Setup of v24:
Design riscv, start of the top module:
module riscv #(
    parameter logic[31:0] BootVector = 32'h0000_0000
)(
    input logic clk,
    input logic reset,
    output logic halted,
    input logic unhalt,
    output logic[31:0] i_addr,
    input logic[31:0] i_data,
    output logic[31:0] d_addr,
    output logic[31:0] d_wdata,
    output logic[3:0] d_wstrb,
    input logic[31:0] d_rdata
);
For scale: roughly 5300 cells after synthesis, about 1500 flip-flops, about 170 I/O pins.
Settings: LEC_CHECK=0, CAP_MARGIN=25, CELL_PAD_IN_SITES_DETAIL_PLACEMENT=0, CELL_PAD_IN_SITES_GLOBAL_PLACEMENT=0, CORE_MARGIN=2, CORE_UTILIZATION=70, CTS_CLUSTER_DIAMETER=60, CTS_CLUSTER_SIZE=43, GPL_ROUTABILITY_DRIVEN=1, GPL_TIMING_DRIVEN=1, MIN_ROUTING_LAYER=met1, SETUP_SLACK_MARGIN=1.54, SLEW_MARGIN=25, TNS_END_PERCENT=80; clock period 5.18 ns.
run.sh (not shown) runs the stock make flow with config.mk's settings and CLKGATE_MAP_FILE=.
v24 did not run to completion, as it errored out during 5_1_grt.
The inputs of v10 differ from those of v24 as listed below.
Settings: GPL_TIMING_DRIVEN no longer set, was 1; MIN_ROUTING_LAYER no longer set, was met1; TNS_END_PERCENT no longer set, was 80; CELL_PAD_IN_SITES_GLOBAL_PLACEMENT no longer set, was 0; GPL_ROUTABILITY_DRIVEN no longer set, was 1; SLEW_MARGIN now 20, was 25; SETUP_SLACK_MARGIN no longer set, was 1.54; CTS_CLUSTER_DIAMETER no longer set, was 60; CORE_UTILIZATION now 59, was 70; CTS_CLUSTER_SIZE no longer set, was 43; CELL_PAD_IN_SITES_DETAIL_PLACEMENT no longer set, was 0; CAP_MARGIN now 20, was 25; the clock period (ns, I/O delays scaled along) now 4.7, was 5.18.
Findings:
- None of the runs v24 and v10 ends with a clean layout.
- v24: GRT-0116 in 5_1_grt -> run aborted
- Between v10 and v24, it is v10 whose horizontal die dimension is higher, by 8.8%.
- v10: count of placed standard cells including taps is about 4.6% higher than what v24 reported.
- v10 against v24: vertical extent of the die went up by about 9%, post-cts resize count went down by 319.
- Of v24 and v10, the run reporting the higher CTS buffer count was v10.
- Going from v24 to v10, the detailed-placement wirelength estimate was found to have gone down by about 23%.
- v10: post-place instance area 860 µm² above v24
- Note that the chip footprint recorded for v24 amounts to 0.844 times the value seen in v10.

riscv again, from the RTL that the note above started with.
Settings: LEC_CHECK=0, CAP_MARGIN=25, CELL_PAD_IN_SITES_DETAIL_PLACEMENT=0, CELL_PAD_IN_SITES_GLOBAL_PLACEMENT=0, CORE_MARGIN=2, CORE_UTILIZATION=72, CTS_CLUSTER_DIAMETER=355, CTS_CLUSTER_SIZE=51, GPL_ROUTABILITY_DRIVEN=0, GPL_TIMING_DRIVEN=1, MIN_ROUTING_LAYER=met1, PLACE_DENSITY_LB_ADDON=0.0, SETUP_SLACK_MARGIN=-0.15, SLEW_MARGIN=25, TNS_END_PERCENT=80; clock period 3.16 ns.
The baseline failed in global routing (5_1_grt) with GRT-0116.
Next try:
- CAP_MARGIN: 25 -> 20
- CELL_PAD_IN_SITES_DETAIL_PLACEMENT: 0 -> default
- CELL_PAD_IN_SITES_GLOBAL_PLACEMENT: 0 -> default
- CORE_UTILIZATION: 72 -> 32
- CTS_CLUSTER_DIAMETER: 355 -> default
- CTS_CLUSTER_SIZE: 51 -> default
- GPL_ROUTABILITY_DRIVEN: 0 -> default
- GPL_TIMING_DRIVEN: 1 -> default
- MIN_ROUTING_LAYER: met1 -> default
- PLACE_DENSITY_LB_ADDON: 0.0 -> default
- SETUP_SLACK_MARGIN: -0.15 -> default
- SLEW_MARGIN: 25 -> 20
- TNS_END_PERCENT: 80 -> default
- clock period: 3.16 -> 13.2 ns (I/O delays scaled with it)
What happened:
- Now the flow went through all stages and came out clean
- die area rose by 120%
- synthesized cell count is unchanged
- synthesized area stays the same
Next try:
- CORE_UTILIZATION: 32 -> 66
- SETUP_SLACK_MARGIN: default -> -0.27
- clock period: 13.2 -> 5.05 ns (I/O delays scaled with it)
What happened:
- The changed run died in global routing (5_1_grt) (ODB-0269)
- area after synthesis stays the same
- die size goes down by about 50%
- synthesized cell count is unchanged
Next try:
- CORE_UTILIZATION: 66 -> 40
- SETUP_SLACK_MARGIN: -0.27 -> default
- clock period: 5.05 -> 10.0 ns (I/O delays scaled with it)
Now the flow produced a clean layout.
Synthesized area is unchanged.
Synthesized cell count does not change.
Die size grows by about 64%.
